==> inputs of run a <==
Design rv32i_core, start of the top module:
module rv32i_core(clk,rst,imem_data,dmem_rdata,  
                  imem_addr,dmem_addr,dmem_wdata,dmem_we,dmem_size  
                  );
Settings: LEC_CHECK=0, CAP_MARGIN=15, CORE_ASPECT_RATIO=0.87, CORE_MARGIN=2, CORE_UTILIZATION=72, CTS_CLUSTER_SIZE=37, HOLD_SLACK_MARGIN=0.29, SETUP_SLACK_MARGIN=1.83, SLEW_MARGIN=20, TNS_END_PERCENT=10; clock period 6.3 ns.
run.sh (not shown) runs the stock make flow with config.mk's settings and CLKGATE_MAP_FILE=.
==> run b: changes against run a <==
- CAP_MARGIN: 15 -> 5
- CORE_ASPECT_RATIO: 0.87 -> 1.33
- CORE_MARGIN: 2 -> 4
- CORE_UTILIZATION: 72 -> 28
- CTS_CLUSTER_SIZE: 37 -> default
- GPL_TIMING_DRIVEN: default -> 0
- HOLD_SLACK_MARGIN: 0.29 -> default
- PLACE_DENSITY: default -> 0.6
- SETUP_SLACK_MARGIN: 1.83 -> default
- TNS_END_PERCENT: 10 -> 100
==> flow/constraint.sdc (replaced) <==
create_clock -name core_clock -period 7.11 [get_ports {clk}]
set_input_delay 1.4220 -clock core_clock [delete_from_list [all_inputs] [get_ports {clk}]]
set_output_delay 1.4220 -clock core_clock [all_outputs]
set_load 0.01 [all_outputs]
==> run c: changes against run a <==
- ABC_AREA: default -> 1
- CAP_MARGIN: 15 -> 35
- CELL_PAD_IN_SITES_DETAIL_PLACEMENT: default -> 2
- CORE_ASPECT_RATIO: 0.87 -> default
- CORE_UTILIZATION: 72 -> 71
- CTS_CLUSTER_DIAMETER: default -> 183
- CTS_CLUSTER_SIZE: 37 -> 56
- GPL_ROUTABILITY_DRIVEN: default -> 0
- GPL_TIMING_DRIVEN: default -> 0
- HOLD_SLACK_MARGIN: 0.29 -> default
- MIN_ROUTING_LAYER: default -> met2
- SETUP_SLACK_MARGIN: 1.83 -> default
- SLEW_MARGIN: 20 -> 5
- TNS_END_PERCENT: 10 -> default
==> flow/constraint.sdc (replaced) <==
create_clock -name core_clock -period 12.3 [get_ports {clk}]
set_input_delay 2.4600 -clock core_clock [delete_from_list [all_inputs] [get_ports {clk}]]
set_output_delay 2.4600 -clock core_clock [all_outputs]
set_load 0.01 [all_outputs]
==> results <==
	run c	run a	run b
Outcome	did not finish	did not finish	finished with violations
Failing step	detailed placement (3_5_place_dp)	global routing (5_1_grt)	-
Violated checks	-	-	negative setup slack
Post-placement cell area	-	83500 sq um	87400 sq um
Count of distinct cell types in the synthesized netlist	57	105	105
Share of synthesized area spent on multiplexers	0%	21.7%	21.7%
Clock Path Buffers	-	3	4
Height of the die	338 um	310 um	615 um
Number of cells in Yosys stat	8843	5397	5397
Yosys synthesis chip area	79000 sq um	77600 sq um	77600 sq um
Placeable Area	111000 sq um	107000 sq um	276000 sq um
Count leader, synth	sky130_fd_sc_hd__nor2_1	sky130_fd_sc_hd__edfxtp_1	sky130_fd_sc_hd__edfxtp_1
Number of placement rows	122	112	222
Post-Syn Area per Cell	8.94 sq um	14.4 sq um	14.4 sq um
Total clock sinks	-	1541	1541
Adder Share, Synth	2.12%	2.16%	2.16%
Summed instance area of the synthesized netlist	79000 sq um	77600 sq um	77600 sq um
Die boundary width	338 um	356 um	464 um
Pre-CTS worst setup slack	-	-854 ps	-2940 ps
AO/OA Area Share	15.7%	8.55%	8.55%
Number of buffers added to fix hold violations after cts	-	0	0

---

==> inputs of v14 <==
rv32i_core again, from the RTL that the note above started with.
==> flow/design.v (excerpt) <==
module rv32i_core(clk,rst,imem_data,dmem_rdata,  
                  imem_addr,dmem_addr,dmem_wdata,dmem_we,dmem_size  
                  );
clock: 5.71 ns
lec_check: 0
cap_margin: 20
core_margin: 2
core_utilization: 66
cts_cluster_size: 41
setup_slack_margin: 1.43
slew_margin: 20
==> inputs of v20, as changes to v14 <==
- CORE_UTILIZATION: 66 -> 40
- CTS_CLUSTER_SIZE: 41 -> not set
- SETUP_SLACK_MARGIN: 1.43 -> not set
==> flow/constraint.sdc (replaced) <==
create_clock -name core_clock -period 7.86 [get_ports {clk}]
set_input_delay 1.5720 -clock core_clock [delete_from_list [all_inputs] [get_ports {clk}]]
set_output_delay 1.5720 -clock core_clock [all_outputs]
set_load 0.01 [all_outputs]
==> inputs of v12, as changes to v14 <==
- CORE_UTILIZATION: 66 -> 58
- CTS_CLUSTER_SIZE: 41 -> 21
- SETUP_SLACK_MARGIN: 1.43 -> not set
==> flow/constraint.sdc (replaced) <==
create_clock -name core_clock -period 4.36 [get_ports {clk}]
set_input_delay 0.8720 -clock core_clock [delete_from_list [all_inputs] [get_ports {clk}]]
set_output_delay 0.8720 -clock core_clock [all_outputs]
set_load 0.01 [all_outputs]
==> writeup.txt <==
The flow ran to the end and the layout has no timing, DRC or antenna violations. Once the clock tree was built, the resizer swapped 0 gates to a different size. With the number of buffers added for setup after CTS at 0, the overall fraction of global-route tracks in use is 27.7%. The run gives 169 for the number of clock buffers inserted by TritonCTS. Per the placement report, the placed cell count is 7937. The total area inside the core boundary comes to 0.193 mm2.

Global routing met3 resource utilization: 6.52%. met2 track demand over resource after global routing is 43.4%. The post-place setup slack came out at 323 ps. Summing all placed instances gives a cell area of 0.0833 mm2.

The run gives 1.01 as the final weighted congestion of routability-driven global placement. The floorplan step set the die width to 444 um. The overall die height works out to 444 um.
(the above is from v20)
==> writeup.txt <==
The run finished, with violations left. The layout checks failed on setup timing. Post-place setup slack: -2340 ps. The number of buffers added for setup after CTS was 53; the chip width was 370 um.

The logs give 484 for the number of failing setup endpoints in the final timing report and 1.07 for the final weighted congestion of routability-driven global placement. The tools report the post-route non-filler standard cell count as 9439. 3363 cells are multi-input combinational gates. According to the floorplan report, the placeable core area is 0.133 mm2. The run gives 370 um for the overall die height. The overall fraction of global-route tracks in use was 46.5%; the instance count after placement with tap cells included was 8017. The kind of end point of the critical path is a register. On met2, the global router reports a usage of 69.0%. The tools report the setup slack of the critical path after layout as -1540 ps. Post-cts sizing count: 158.
(the above is from v12)
==> writeup.txt <==
After detailed placement, the total cell area comes to 0.0856 mm2. Overall die height: 347 um. The stage at which the run stopped was global routing (5_1_grt). Buffers inserted during clock tree synthesis total 156.

In this run, distinct cell masters in the synthesized netlist total 105. The global routing report lists met3 layer usage as 73.1%. The overall fraction of global-route tracks in use was 81.8%.

For this configuration, the core starts out at a cell density of 66.7%. Once the clock tree was built, the setup fixing pass inserted 64 buffers. Gates resized during post-CTS repair numbered 520.

Before CTS, the worst setup slack after placement is -730 ps. The floorplan step defined a core boundary enclosing 0.116 mm2. The die is 347 um wide. The tool reported: "[ERROR GRT-0232] Routing congestion too high. Check the congestion heatmap in the GUI". The flow did not finish. The final weighted congestion of routability-driven global placement was 1.07; the global-route track usage on met2 was 92.0%.

The TritonCTS sink count came out at 1541.
(the above is from v14)
